==> harbor <==
## calculator
module calculator (input CLOCK_50,
							input RESET,
							input KEYPRESSED,
							input [3:0] KEYCODE,
							input [3:0] KEY,
							output [0:6] HEX0, HEX1, HEX2, HEX3, HEX4, HEX5, HEX6, HEX7
							);
		wire clockmain = CLOCK_50;
		wire rst = RESET;
		wire [3:0] keycode = KEYCODE;
		wire keystrobe;
		wire load_A, load_B;
		wire bksp_A, bksp_B;
		posedgetrigger keypressedge (.clock(clockmain), .rst(rst), .signal(KEYPRESSED), .strobe(keystrobe));
		wire dig_strobe, reset_strobe, ex_strobe, op_strobe, sub_strobe;
		wire [3:0] dig_code;
		wire [1:0] op_code;
		inputhandler keypad (
			.keystrobe(keystrobe),
			.keycode(keycode),
			.dig_strobe(dig_strobe),
			.reset_strobe(reset_strobe),
			.ex_strobe(ex_strobe),
			.op_strobe(op_strobe),
			.sub_strobe(sub_strobe),
			.dig_code(dig_code),
			.op_code(op_code)
		);
		wire bksp_strobe, MS_strobe, MR_strobe, MC_strobe;
		PBhandler PB (
			.KEY(KEY),
			.clock(clockmain),
			.rst(rst),
			.bksp_strobe(bksp_strobe),
			.MS_strobe(MS_strobe),
			.MR_strobe(MR_strobe),
			.MC_strobe(MC_strobe)
		);
		wire [1:0] display_select;
		wire load_op, reset_state, execute, load_A_mem, load_B_mem, load_mem, clear_mem;
		control FSM (
			.dig_in(dig_strobe),
			.reset_in(reset_strobe),
			.ex_in(ex_strobe),
			.op_in(op_strobe),
			.bksp_in(bksp_strobe),
			.MS_in(MS_strobe),
			.MR_in(MR_strobe),
			.MC_in(MC_strobe),
  ...
Settings: LEC_CHECK=0, CAP_MARGIN=20, CELL_PAD_IN_SITES_GLOBAL_PLACEMENT=2, CORE_MARGIN=2, CORE_UTILIZATION=40, CTS_CLUSTER_SIZE=84, GPL_TIMING_DRIVEN=0, SLEW_MARGIN=20; clock period 50.0 ns.
run.sh (not shown) runs the stock make flow with config.mk's settings and CLKGATE_MAP_FILE=.
==> zinc (differences from harbor) <==
- ABC_AREA: default -> 1
- CELL_PAD_IN_SITES_GLOBAL_PLACEMENT: 2 -> default
- CORE_UTILIZATION: 40 -> 65
- CTS_CLUSTER_SIZE: 84 -> default
- GPL_TIMING_DRIVEN: 0 -> default
- MAX_ROUTING_LAYER: default -> met4
==> flow/constraint.sdc (replaced) <==
create_clock -name core_clock -period 30.7 [get_ports {CLOCK_50}]
set_input_delay 6.1400 -clock core_clock [delete_from_list [all_inputs] [get_ports {CLOCK_50}]]
set_output_delay 6.1400 -clock core_clock [all_outputs]
set_load 0.01 [all_outputs]
==> garnet (differences from harbor) <==
- ABC_AREA: default -> 1
- CELL_PAD_IN_SITES_DETAIL_PLACEMENT: default -> 2
- CELL_PAD_IN_SITES_GLOBAL_PLACEMENT: 2 -> 0
- CORE_ASPECT_RATIO: default -> 1.03
- CORE_MARGIN: 2 -> 7
- CORE_UTILIZATION: 40 -> 23
- CTS_CLUSTER_SIZE: 84 -> 81
- GPL_TIMING_DRIVEN: 0 -> default
- PLACE_DENSITY_LB_ADDON: default -> 0.18
- SETUP_SLACK_MARGIN: default -> 0.44
- SLEW_MARGIN: 20 -> 25
- TNS_END_PERCENT: default -> 85
==> delta (differences from harbor) <==
- ABC_AREA: default -> 1
- CELL_PAD_IN_SITES_GLOBAL_PLACEMENT: 2 -> default
- CORE_UTILIZATION: 40 -> 70
- CTS_CLUSTER_SIZE: 84 -> 34
- GPL_TIMING_DRIVEN: 0 -> default
- PLACE_DENSITY: default -> 0.94
- SETUP_SLACK_MARGIN: default -> 4.0
==> flow/constraint.sdc (replaced) <==
create_clock -name core_clock -period 21.4 [get_ports {CLOCK_50}]
set_input_delay 4.2800 -clock core_clock [delete_from_list [all_inputs] [get_ports {CLOCK_50}]]
set_output_delay 4.2800 -clock core_clock [all_outputs]
set_load 0.01 [all_outputs]
==> impl_metrics.ini <==
; generated from flow reports
[status]
error = [ERROR GRT-0116] Global routing finished with congestion. Check the congestion regions in the DRC Viewer.
lastStage = 5_1_grt
outcome = aborted with a tool error

[global_routing]
grt_usage_pct = 108

[logic_synthesis]
xor_area_share_pct = 5.98
synth_cell_types = 72
synthesis.area_um2 = 50800
post_synth_fa_ha_maj_area_fraction_pct = 17.7
synth_top_area_share_pct = 16.5
yosys-top-cells-area = ha_1, nand2_1, inv_1
top_cells_by_count = nand2_1, inv_1, nor2_1, o21ai_0, nand3_1

[floorplanning]
core_area_um2 = 71600

[placed_design]
dp_cells = 10671

[clocking]
ctsResizeCount = 540
# the run above: delta

==> impl_metrics.ini <==
; generated from flow reports
[status]
outcome = no timing/DRC/antenna violations

[logic_synthesis]
synth_cells = 8876
top_cells_by_count = nand2_1, inv_1, nor2_1, o21ai_0, nand3_1
yosys_warnings = 14
synth_top_area_share_pct = 16.5
synth_cell_types = 72
post_synth_fa_ha_maj_area_fraction_pct = 17.7
synthesis.area_um2 = 50800

[placed_design]
dp_cells = 11721

[route]
wl_um = 207000

[critical_path]
cp_max_fo = 27

[floorplanning]
core_area_um2 = 219000

[global_routing]
grt_usage_pct = 16.8
grt_max_degree = 65

[timing]
timing.final.ws_setup_ps = 11000
whs_ps = 486

[clocking]
ctsResizeCount = 0

[worst_hold_path]
hp-class = reg -> reg

[finish]
stdcell_count = 11776
# the run above: garnet

==> impl_metrics.ini <==
; generated from flow reports
[logic_synthesis]
synth_cell_types = 126
synth-edff-count = 45
xor_area_share_pct = 8.79
yosys-top-cells-area = ha_1, xnor2_1, dfxtp_1
top_cells_by_count = nand2_1, nor2_1, ha_1, a21oi_1, inv_1
synth_top_area_share_pct = 15.8
synthesis.area_um2 = 53000

[placed_design]
dp_cells = 9391

[clocking]
clock_sinks = 217
ctsResizeCount = 43

[floorplanning]
core_area_um2 = 131000

[status]
outcome = no timing/DRC/antenna violations

[global_routing]
grt_usage_pct = 26.6

[finish]
num-multi-input-gates = 6552
# the run above: harbor

==> impl_metrics.ini <==
; generated from flow reports
[status]
outcome = no timing/DRC/antenna violations

[logic_synthesis]
top_cells_by_count = nand2_1, inv_1, nor2_1, o21ai_0, nand3_1
xor_area_share_pct = 5.98
synth_top_area_share_pct = 16.5
post_synth_fa_ha_maj_area_fraction_pct = 17.7
synthesis.area_um2 = 50800
yosys-top-cells-area = ha_1, nand2_1, inv_1
synth_cell_types = 72

[timing]
worst_pin_slew_ps = 1050
setup_tns_ps = 0

[critical_path]
cp_data_required_time_ps = 31090
start_kind = flop

[floorplanning]
core_area_um2 = 77300

[global_routing]
grt_usage_pct = 38.8

[clocking]
ctsResizeCount = 9

[worst_hold_path]
hp-class = reg -> reg

[route]
avgRoutedWirePerCell_um = 15.9

[finish]
nNetsFinal = 9700
# the run above: zinc


* * *

==> inputs of build 75 <==
Starting RTL as in the previous note.
## calculator
module calculator (input CLOCK_50,
							input RESET,
							input KEYPRESSED,
							input [3:0] KEYCODE,
							input [3:0] KEY,
							output [0:6] HEX0, HEX1, HEX2, HEX3, HEX4, HEX5, HEX6, HEX7
							);
		wire clockmain = CLOCK_50;
		wire rst = RESET;
		wire [3:0] keycode = KEYCODE;
		wire keystrobe;
		wire load_A, load_B;
		wire bksp_A, bksp_B;
		posedgetrigger keypressedge (.clock(clockmain), .rst(rst), .signal(KEYPRESSED), .strobe(keystrobe));
		wire dig_strobe, reset_strobe, ex_strobe, op_strobe, sub_strobe;
		wire [3:0] dig_code;
		wire [1:0] op_code;
		inputhandler keypad (
			.keystrobe(keystrobe),
			.keycode(keycode),
			.dig_strobe(dig_strobe),
			.reset_strobe(reset_strobe),
			.ex_strobe(ex_strobe),
			.op_strobe(op_strobe),
			.sub_strobe(sub_strobe),
			.dig_code(dig_code),
			.op_code(op_code)
		);
		wire bksp_strobe, MS_strobe, MR_strobe, MC_strobe;
		PBhandler PB (
			.KEY(KEY),
			.clock(clockmain),
			.rst(rst),
			.bksp_strobe(bksp_strobe),
			.MS_strobe(MS_strobe),
			.MR_strobe(MR_strobe),
			.MC_strobe(MC_strobe)
		);
		wire [1:0] display_select;
		wire load_op, reset_state, execute, load_A_mem, load_B_mem, load_mem, clear_mem;
		control FSM (
			.dig_in(dig_strobe),
			.reset_in(reset_strobe),
			.ex_in(ex_strobe),
			.op_in(op_strobe),
			.bksp_in(bksp_strobe),
			.MS_in(MS_strobe),
			.MR_in(MR_strobe),
			.MC_in(MC_strobe),
			.sub_in(sub_strobe),
			.clock(clockmain),
			.rst(rst),
			.bksp_A(bksp_A),
			.bksp_B(bksp_B),
			.load_A(load_A),
			.load_B(load_B),
			.load_mem(load_mem),
			.clear_mem(clear_mem),
			.load_A_mem(load_A_mem),
			.load_B_mem(load_B_mem),
			.load_op(load_op),
			.reset_out(reset_state),
			.execute(execute),  
			.display_select(display_select)
		);
		wire[31:0] reg_A, reg_B;
		wire [31:0] memory_selected, memory_stored;
  ...
make LEC_CHECK=0 ABC_AREA=1 CAP_MARGIN=20 CORE_MARGIN=2 CORE_UTILIZATION=72 CTS_CLUSTER_DIAMETER=180 CTS_CLUSTER_SIZE=96 PLACE_DENSITY=0.42 SLEW_MARGIN=20 TNS_END_PERCENT=10 finish   # period 21.3 ns
==> trial 84 (differences from build 75) <==
--- a/flow/config.mk
+++ b/flow/config.mk
@@ -10,7 +10,4 @@
 export CORE_MARGIN = 2
-export CORE_UTILIZATION = 72
-export CTS_CLUSTER_DIAMETER = 180
-export CTS_CLUSTER_SIZE = 96
-export PLACE_DENSITY = 0.42
+export CORE_UTILIZATION = 59
+export PLACE_DENSITY_LB_ADDON = 0.0
 export SLEW_MARGIN = 20
-export TNS_END_PERCENT = 10
==> flow/constraint.sdc (replaced) <==
create_clock -name core_clock -period 59.3 [get_ports {CLOCK_50}]
set_input_delay 11.8600 -clock core_clock [delete_from_list [all_inputs] [get_ports {CLOCK_50}]]
set_output_delay 11.8600 -clock core_clock [all_outputs]
set_load 0.01 [all_outputs]
==> build 13 (differences from build 75) <==
--- a/flow/config.mk
+++ b/flow/config.mk
@@ -10,7 +10,4 @@
 export CORE_MARGIN = 2
-export CORE_UTILIZATION = 72
-export CTS_CLUSTER_DIAMETER = 180
-export CTS_CLUSTER_SIZE = 96
-export PLACE_DENSITY = 0.42
+export CORE_UTILIZATION = 66
+export CTS_CLUSTER_SIZE = 95
 export SLEW_MARGIN = 20
-export TNS_END_PERCENT = 10
==> flow/constraint.sdc (replaced) <==
create_clock -name core_clock -period 71.7 [get_ports {CLOCK_50}]
set_input_delay 14.3400 -clock core_clock [delete_from_list [all_inputs] [get_ports {CLOCK_50}]]
set_output_delay 14.3400 -clock core_clock [all_outputs]
set_load 0.01 [all_outputs]
==> trial 43 (differences from build 75) <==
==> flow/config.mk (replaced) <==
export PLATFORM = sky130hd
export DESIGN_NAME = calculator
export DESIGN_NICKNAME = calculator
export VERILOG_FILES = /design/flow/design.v
export SDC_FILE = /design/flow/constraint.sdc
export NUM_CORES = 4
export LEC_CHECK = 0
export ABC_AREA = 0
export CAP_MARGIN = 20
export CORE_ASPECT_RATIO = 1.21
export CORE_MARGIN = 2
export CORE_UTILIZATION = 40
export SLEW_MARGIN = 20
==> flow/constraint.sdc (replaced) <==
create_clock -name core_clock -period 50.0 [get_ports {CLOCK_50}]
set_input_delay 10.0000 -clock core_clock [delete_from_list [all_inputs] [get_ports {CLOCK_50}]]
set_output_delay 10.0000 -clock core_clock [all_outputs]
set_load 0.01 [all_outputs]
==> reports/qor.log <==
qor: status.result_of_the_run aborted with a tool error
qor: status.last-stage-reached global routing
qor: status.flow.first_error [ERROR GRT-0232] Routing congestion too high. Check the congestion heatmap in the GUI.
qor: floorplanning.die.size.x 269.6 µm
qor: synthesis.compound_area_frac 0.1782
qor: synthesis.synth_area_per_cell 5.721 µm²
qor: synthesis.seq_area_frac_synth 0.09442
qor: synthesis.yosysCellCount 8876
qor: grt.grt_usage 0.8673
qor: synthesis.synth.area.top_cells sky130_fd_sc_hd__ha_1 (16%), sky130_fd_sc_hd__nand2_1 (16%), sky130_fd_sc_hd__inv_1 (11%)
That was build 75.
==> reports/qor.log <==
qor: status.result_of_the_run no timing/DRC/antenna violations
qor: critical_path.critical_path.reg2reg.startpoint operand_A.bcdreg[5]
qor: grt.grt_usage 0.3747
qor: synthesis.synth_area_per_cell 5.721 µm²
qor: synthesis.compound_area_frac 0.1782
qor: detailed_routing.diodes 1
qor: synthesis.seq_area_frac_synth 0.09442
qor: synthesis.yosysCellCount 8876
qor: floorplanning.die.size.x 281.4 µm
qor: critical_path.r2r_setup_slack 34400 ps
That was build 13.
==> reports/qor.log <==
qor: status.result_of_the_run no timing/DRC/antenna violations
qor: synthesis.yosysCellCount 8876
qor: synthesis.synth_area_per_cell 5.721 µm²
qor: sta.report.final.setup_viol 0
qor: synthesis.synth.area.top_cells sky130_fd_sc_hd__ha_1 (16%), sky130_fd_sc_hd__nand2_1 (16%), sky130_fd_sc_hd__inv_1 (11%)
qor: synthesis.compound_area_frac 0.1782
qor: synthesis.seq_area_frac_synth 0.09442
qor: sta.number_of_pins_exceeding_their_max_slew_limit_in_the_final_report 0
qor: grt.grt_usage 0.3361
qor: critical_path.worst_path_dominant_cell_family AND-OR/OR-AND gates
qor: floorplanning.die.size.x 297.4 µm
That was trial 84.
==> reports/qor.log <==
qor: status.result_of_the_run no timing/DRC/antenna violations
qor: grt.grt_usage 0.2414
qor: floorplanning.die.size.x 334.8 µm
qor: synthesis.yosysCellCount 7540
qor: critical_path.critical_path.most_common_cell sky130_fd_sc_hd__o21ai_0
qor: synthesis.synth_area_per_cell 7.026 µm²
qor: floorplanning.io_pins 67
qor: cts.cts_htree_levels 1
qor: synthesis.synth.area.top_cells sky130_fd_sc_hd__ha_1 (16%), sky130_fd_sc_hd__xnor2_1 (6.5%), sky130_fd_sc_hd__dfxtp_1 (6.5%)
qor: synthesis.compound_area_frac 0.2645
That was trial 43.
